Design audio_core, start of the top module:
module audio_core
(
	input AUD_BCLK,
	input rst,
	input [2:0]SW,
	input AUD_ADCLRCK,
	input AUD_ADCDAT,
	input AUD_DACLRCK,
	output AUD_DACDAT
);
Settings: LEC_CHECK=0, CAP_MARGIN=20, CORE_MARGIN=2, CORE_UTILIZATION=58, CTS_CLUSTER_DIAMETER=192, CTS_CLUSTER_SIZE=53, SLEW_MARGIN=20; clock period 13.4 ns.
run.sh (not shown) runs the stock make flow with config.mk's settings and CLKGATE_MAP_FILE=.
The first run never finished: it broke off in global routing.
Rerun with:
- CORE_UTILIZATION: 58 -> 54
- CTS_CLUSTER_DIAMETER: 192 -> unset
- CTS_CLUSTER_SIZE: 53 -> unset
- SETUP_SLACK_MARGIN: unset -> 4.52
- clock period: 13.4 -> 15.4 ns (I/O delays scaled with it)
The changed run finished but fails on negative setup slack. Die size rose by about 7%. Synthesized cell count stays the same. Synthesized area stays the same.
Rerun with:
- ABC_AREA: unset -> 1
- CORE_UTILIZATION: 54 -> 72
- CTS_CLUSTER_SIZE: unset -> 96
- PLACE_DENSITY: unset -> 0.4
- SETUP_SLACK_MARGIN: 4.52 -> unset
- clock period: 15.4 -> 18.1 ns (I/O delays scaled with it)
With this change the flow ended with an error in global routing.
Area after synthesis came out lower by 9.2%.
Synthesized cell count increases by 8.8%.
Die size goes down by 32%.
Rerun with:
- ABC_AREA: 1 -> unset
- CORE_UTILIZATION: 72 -> 65
- CTS_CLUSTER_SIZE: 96 -> unset
- PLACE_DENSITY: 0.4 -> unset
- clock period: 18.1 -> 16.9 ns (I/O delays scaled with it)
The changed run aborted during global routing on GRT-0232.
Die area climbs by 22%.
Synthesized cell count decreases by 8.1%.
Synthesized area is higher by about 10%.

== run F ==
audio_core again, from the RTL that the note above started with.
make LEC_CHECK=0 CAP_MARGIN=20 CORE_MARGIN=2 CORE_UTILIZATION=40 GPL_ROUTABILITY_DRIVEN=0 SETUP_SLACK_MARGIN=-2.0 SLEW_MARGIN=20 finish   # period 40.0 ns
Input-level comparison between run E and run F:
- an added PLACE_DENSITY of 0.37
- a deleted GPL_ROUTABILITY_DRIVEN that had been 0
- a change of CORE_UTILIZATION from 40 to 64
- an added CTS_CLUSTER_SIZE of 99
- a deleted SETUP_SLACK_MARGIN that had been -2.0
- an added CTS_CLUSTER_DIAMETER of 354
- a change of the clock period (ns, I/O delays scaled along) from 40.0 to 16.7
## What came out
Run E got as far as 5_1_grt, where a tool error ended the run. NOTE number of rows created at floorplan run F->run E decreased by more than 10%. From run F to run E the numbers moved as follows: maximum level of the CTS H-tree has remained practically unchanged; die height has decreased; area of the core has decreased; post-cts resize count has increased; full die area has decreased. Placed instance area on run E is up relative to run F.

== alpha ==
Starting RTL as in the previous note.
make LEC_CHECK=0 ABC_AREA=1 CAP_MARGIN=20 CELL_PAD_IN_SITES_DETAIL_PLACEMENT=0 CORE_ASPECT_RATIO=1.17 CORE_MARGIN=2 CORE_UTILIZATION=65 CTS_CLUSTER_DIAMETER=206 HOLD_SLACK_MARGIN=0.02 PLACE_DENSITY_LB_ADDON=0.03 SLEW_MARGIN=35 TNS_END_PERCENT=40 finish   # period 18.7 ns
alpha finished all stages; layout check result: FAIL, due to negative setup slack.
The following lists how beta was set up differently from alpha:
Settings: CORE_ASPECT_RATIO no longer set, was 1.17; CELL_PAD_IN_SITES_DETAIL_PLACEMENT no longer set, was 0; PLACE_DENSITY_LB_ADDON no longer set, was 0.03; CORE_UTILIZATION now 40, was 65; TNS_END_PERCENT no longer set, was 40; SLEW_MARGIN now 20, was 35; HOLD_SLACK_MARGIN no longer set, was 0.02; ABC_AREA no longer set, was 1; CTS_CLUSTER_DIAMETER no longer set, was 206; the clock period (ns, I/O delays scaled along) now 27.7, was 18.7.
Results
The final layout from beta, which completed every stage, passed the timing, design-rule and antenna checks at the end of the flow. The count of clock buffers in the final design in beta sits 1 above the value recorded for alpha. beta vs alpha — number of cell rows rose 26. Looking at total number of vias across alpha and beta, the one that comes out lower is alpha. In the flow results for alpha and beta, the global-route usage is smaller on beta. Compared with alpha, beta shows met1 wire length higher by 19 mm.
Input-level comparison between gamma and beta:
Settings: putting PLACE_DENSITY at 0.41 where nothing was set; swapping 40 for 72 in CORE_UTILIZATION; putting ABC_AREA at 1 where nothing was set; swapping 27.7 for 15.4 in the clock period (ns, I/O delays scaled along).
==> comparison <==
- 5_1_grt: gamma exited with error
- Reported for beta and gamma, clock buffer count from CTS turned out identical to the last digit.
- Die span in x (gamma vs. beta) decreases by more than a quarter
- The number of standard cells reported by yosys reported for gamma is greater than that of beta by 665.
- Setup slack after placement sits lower in gamma than in beta.
- Core region area for gamma: about 50% down relative to beta
- In gamma the Yosys chip area turned out about 9% lower than in beta.
- Looking at placement-stage cell area, gamma sits 4300 sq um above beta.
- gamma — adder and majority cell fraction of the synthesized area 1.1 points higher, beta as reference
- Compare beta and gamma | overall die area lower: gamma
- Height of the chip down 110 um in gamma wrt beta
